==> run a <==
Design comp_mult_top, start of the top module:
module comp_mult_top #(
parameter NO_MULT   = 4     ,  
parameter APB_BADDR = 0     ,  
parameter SYS_AW    = 16    ,  
parameter REG_DW    = 16       
)(
input                    clk         ,  
input                    rst_n       ,  
input      [ SYS_AW-1:0] apb_paddr   ,  
input                    apb_psel    ,  
input                    apb_penable ,  
input                    apb_pwrite  ,  
input      [REG_DW -1:0] apb_pwdata  ,  
output                   apb_pready  ,  
output reg [REG_DW -1:0] apb_prdata  ,  
output reg               apb_pslverr ,  
output reg               mem_ce      ,  
output reg               mem_we      ,  
output reg [SYS_AW -1:0] mem_addr    ,  
output reg [     8 -1:0] mem_wr_data ,  
input      [     8 -1:0] mem_rd_data    
);
localparam DWIDTH = 8 ;
localparam IDLE   = 2'b00;  
localparam RD_OPS = 2'b01;  
localparam WORK   = 2'b10;  
localparam WR_RES = 2'b11;  
reg  [       REG_DW -1:0] op1_addr      ;  
reg  [       REG_DW -1:0] op2_addr      ;  
reg  [       REG_DW -1:0] res_addr      ;  
reg  [       REG_DW -1:0] no_op         ;  
reg  [       REG_DW -1:0] cfg_start     ;  
reg  [       REG_DW -1:0] sts_stop      ;  
wire                      wr_op1_addr   ;  
wire                      wr_op2_addr   ;  
wire                      wr_res_addr   ;  
wire                      wr_no_op      ;  
wire                      wr_cfg_start  ;  
wire                      wr_sts_stop   ;  
wire                      rd_sts_stop   ;  
wire                      rd_sts_state  ;  
wire                      sel_regs      ;  
reg                       op_val        ;  
wire                      op_rdy        ;  
  ...
export LEC_CHECK = 0
export ABC_AREA = 0
export CAP_MARGIN = 25
export CORE_MARGIN = 8
export CORE_UTILIZATION = 41
export CTS_CLUSTER_DIAMETER = 227
export CTS_CLUSTER_SIZE = 98
export GPL_ROUTABILITY_DRIVEN = 0
export GPL_TIMING_DRIVEN = 1
export HOLD_SLACK_MARGIN = 0.19
export PLACE_DENSITY = 0.59
export SLEW_MARGIN = 20
export TNS_END_PERCENT = 20
create_clock -name core_clock -period 9.98 [get_ports {clk}]
run.sh (not shown) runs the stock make flow with config.mk's settings and CLKGATE_MAP_FILE=.
==> run b (differences from run a) <==
==> flow/config.mk (replaced) <==
export PLATFORM = sky130hd
export DESIGN_NAME = comp_mult_top
export DESIGN_NICKNAME = comp_mult_top
export VERILOG_FILES = /design/flow/design.v
export SDC_FILE = /design/flow/constraint.sdc
export NUM_CORES = 4
export LEC_CHECK = 0
export CAP_MARGIN = 20
export CORE_MARGIN = 2
export CORE_UTILIZATION = 40
export SLEW_MARGIN = 20
==> flow/constraint.sdc (replaced) <==
create_clock -name core_clock -period 11.4 [get_ports {clk}]
set_input_delay 2.2800 -clock core_clock [delete_from_list [all_inputs] [get_ports {clk}]]
set_output_delay 2.2800 -clock core_clock [all_outputs]
set_load 0.01 [all_outputs]
==> run c (differences from run a) <==
==> flow/config.mk (replaced) <==
export PLATFORM = sky130hd
export DESIGN_NAME = comp_mult_top
export DESIGN_NICKNAME = comp_mult_top
export VERILOG_FILES = /design/flow/design.v
export SDC_FILE = /design/flow/constraint.sdc
export NUM_CORES = 4
export LEC_CHECK = 0
export ABC_AREA = 1
export CAP_MARGIN = 20
export CORE_MARGIN = 2
export CORE_UTILIZATION = 60
export CTS_CLUSTER_SIZE = 98
export SLEW_MARGIN = 20
export TNS_END_PERCENT = 5
==> flow/constraint.sdc (replaced) <==
create_clock -name core_clock -period 5.15 [get_ports {clk}]
set_input_delay 1.0300 -clock core_clock [delete_from_list [all_inputs] [get_ports {clk}]]
set_output_delay 1.0300 -clock core_clock [all_outputs]
set_load 0.01 [all_outputs]
==> run d (differences from run a) <==
--- a/flow/config.mk
+++ b/flow/config.mk
@@ -6,8 +6,9 @@
 export NUM_CORES = 4
 export LEC_CHECK = 0
-export ABC_AREA = 0
+export ABC_AREA = 1
 export CAP_MARGIN = 25
+export CORE_ASPECT_RATIO = 1.88
 export CORE_MARGIN = 8
-export CORE_UTILIZATION = 41
+export CORE_UTILIZATION = 72
 export CTS_CLUSTER_DIAMETER = 227
 export CTS_CLUSTER_SIZE = 98
@@ -15,5 +16,5 @@
 export GPL_TIMING_DRIVEN = 1
 export HOLD_SLACK_MARGIN = 0.19
-export PLACE_DENSITY = 0.59
+export PLACE_DENSITY_LB_ADDON = 0.3
 export SLEW_MARGIN = 20
 export TNS_END_PERCENT = 20
==> results <==
- Run c finished but failed the layout checks on setup timing. Run d completed without violations. Run b went through all stages and came out clean. Run a produced a clean layout.
- Between run d and run c, the lower sequential power is in run d (gap 49%, measured against run c).
- Non-clock buffer count: run c > run a > run b > run d.
- Of run d and run a, run d has the higher area after synthesis (gap about 8%, measured against run a).
- The highest final cell count belongs to run c, the lowest to run b.
- The combinational power of run b is 5.4 times that of run d.
- Total power, highest first: run c, run a, run b, run d.
- Against run d, the sequential share of layout area of run b is higher by 1.1 points.
- Clock-buffer cell count: run b is lower than run d (1).
==> figures <==
Min-delay src: run c apb_prdata[6]$_DFFE_PN0P_; run a apb_pslverr$_DFF_PN0_; run d apb_prdata[0]$_DFFE_PN0P_; run b apb_pslverr$_DFF_PN0_
NetSw: run c 1.090 mW; run a 1.083 mW; run d 0.4814 mW; run b 0.8998 mW
Actual slew at the worst max-slew pin: run c 1.036 ns; run a 1.043 ns; run d 1.062 ns; run b 1.005 ns
Cell internal power dissipation: run c 2.355 mW; run a 1.535 mW; run d 1.146 mW; run b 1.328 mW
Master of the slowest instance on the critical path: run c sky130_fd_sc_hd__fa_1; run a sky130_fd_sc_hd__or4b_2; run d sky130_fd_sc_hd__fa_1; run b sky130_fd_sc_hd__xnor2_1
Met3 routed wirelength: run c 6.081 mm; run a 2.390 mm; run d 7.533 mm; run b 2.432 mm
Non-CTS buffers: run c 530; run a 136; run d 105; run b 121
Wire length per cell after detailed routing: run c 18.25 um; run a 18.01 um; run d 20.07 um; run b 17.45 um
Status: run c complete, but fails checks; run a no timing/DRC/antenna violations; run d no timing/DRC/antenna violations; run b no timing/DRC/antenna violations
Reasons for failing layout checks: run c setup timing; run a -; run d -; run b -
Fin area: run c 0.03012 mm2; run a 0.02376 mm2; run d 0.02504 mm2; run b 0.02363 mm2
Buffer and inverter count on the worst path: run c 14; run a 5; run d 9; run b 7
Number of tap instances: run c 511; run a 680; run d 414; run b 688
Routed metal-1 wire length: run c 29.08 mm; run a 26.48 mm; run d 22.83 mm; run b 25.09 mm
Syn_area_per_cell: run c 6.883 um2; run a 8.564 um2; run d 6.883 um2; run b 8.564 um2
Combinational gate area: run c 0.01728 mm2; run a 0.01532 mm2; run d 0.01567 mm2; run b 0.01532 mm2
Total instance count after detailed placement: run c 4278; run a 3210; run d 3821; run b 3205
Area fraction of the dominant cell type after synthesis: run c 19.76%; run a 21.41%; run d 19.76%; run b 21.41%
Post-placement setup slack: run c -2.333 ns; run a 0.3413 ns; run d 0.9039 ns; run b 0.8153 ns


==> run D <==
comp_mult_top again, from the RTL that the note above started with.
Settings: LEC_CHECK=0, CAP_MARGIN=40, CELL_PAD_IN_SITES_GLOBAL_PLACEMENT=0, CORE_MARGIN=2, CORE_UTILIZATION=67, CTS_CLUSTER_DIAMETER=334, CTS_CLUSTER_SIZE=100, SLEW_MARGIN=0, TNS_END_PERCENT=10; clock period 10.0 ns.
==> run A (differences from run D) <==
CAP_MARGIN = 20   (was 40)
CELL_PAD_IN_SITES_GLOBAL_PLACEMENT = unset   (was 0)
CORE_UTILIZATION = 40   (was 67)
CTS_CLUSTER_DIAMETER = unset   (was 334)
CTS_CLUSTER_SIZE = unset   (was 100)
SLEW_MARGIN = 20   (was 0)
TNS_END_PERCENT = unset   (was 10)
==> run K (differences from run D) <==
CAP_MARGIN = 10   (was 40)
CELL_PAD_IN_SITES_GLOBAL_PLACEMENT = unset   (was 0)
CORE_ASPECT_RATIO = 0.61   (was unset)
CORE_UTILIZATION = 16   (was 67)
CTS_CLUSTER_DIAMETER = unset   (was 334)
CTS_CLUSTER_SIZE = 98   (was 100)
GPL_TIMING_DRIVEN = 0   (was unset)
HOLD_SLACK_MARGIN = 0.2   (was unset)
MAX_ROUTING_LAYER = met5   (was unset)
MIN_ROUTING_LAYER = met2   (was unset)
PLACE_DENSITY_LB_ADDON = 0.21   (was unset)
SLEW_MARGIN = 15   (was 0)
TNS_END_PERCENT = 35   (was 10)
==> run E (differences from run D) <==
CAP_MARGIN = 20   (was 40)
CELL_PAD_IN_SITES_GLOBAL_PLACEMENT = unset   (was 0)
CORE_ASPECT_RATIO = 1.76   (was unset)
CORE_UTILIZATION = 16   (was 67)
CTS_CLUSTER_DIAMETER = unset   (was 334)
CTS_CLUSTER_SIZE = unset   (was 100)
HOLD_SLACK_MARGIN = 0.25   (was unset)
MAX_ROUTING_LAYER = met5   (was unset)
MIN_ROUTING_LAYER = met2   (was unset)
PLACE_DENSITY_LB_ADDON = 0.21   (was unset)
SLEW_MARGIN = 15   (was 0)
TNS_END_PERCENT = 45   (was 10)
==> results <==
metric                                                                          run K                    run A                    run D                    run E
Combinational fraction of design power                                          43.2%                    41.5%                    41.7%                    41.4%
Result of the run                                             complete, no violations  complete, no violations  complete, no violations  complete, no violations
Number of vias per cell after detailed routing                                   5.75                     5.42                     6.06                     5.69
Peak per-stage delay on the critical path                                     0.80 ns                  0.68 ns                  0.78 ns                  0.70 ns
Overall Power                                                                 2.69 mW                  2.50 mW                  2.48 mW                  2.63 mW
Critical path depth                                                                27                       27                       29                       27
Setup slack of the worst register-to-register path                            0.56 ns                  1.66 ns                  1.49 ns                  1.68 ns
Critical path data required time                                             10.43 ns                 10.35 ns                 10.34 ns                 10.39 ns
Post-Layout Inst Area                                                    25,600 sq um             23,700 sq um             23,400 sq um             25,100 sq um
Layout buffer count excluding clock buffers                                       197                      127                      133                      147
Transition at the pin with the smallest max-transition slack                  1.23 ns                  1.02 ns                  1.00 ns                  1.00 ns
Maximum vdd ir drop                                                          0.120 mV                 0.129 mV                 0.152 mV                 0.110 mV
Cell-internal power                                                           1.54 mW                  1.52 mW                  1.52 mW                  1.55 mW
Comb. pwr                                                                     1.16 mW                  1.04 mW                  1.03 mW                  1.09 mW
Data arrival time of the critical path                                       10.01 ns                  9.63 ns                  9.79 ns                  9.71 ns
No activity file was given, so power comes from the tool's default toggle rates.
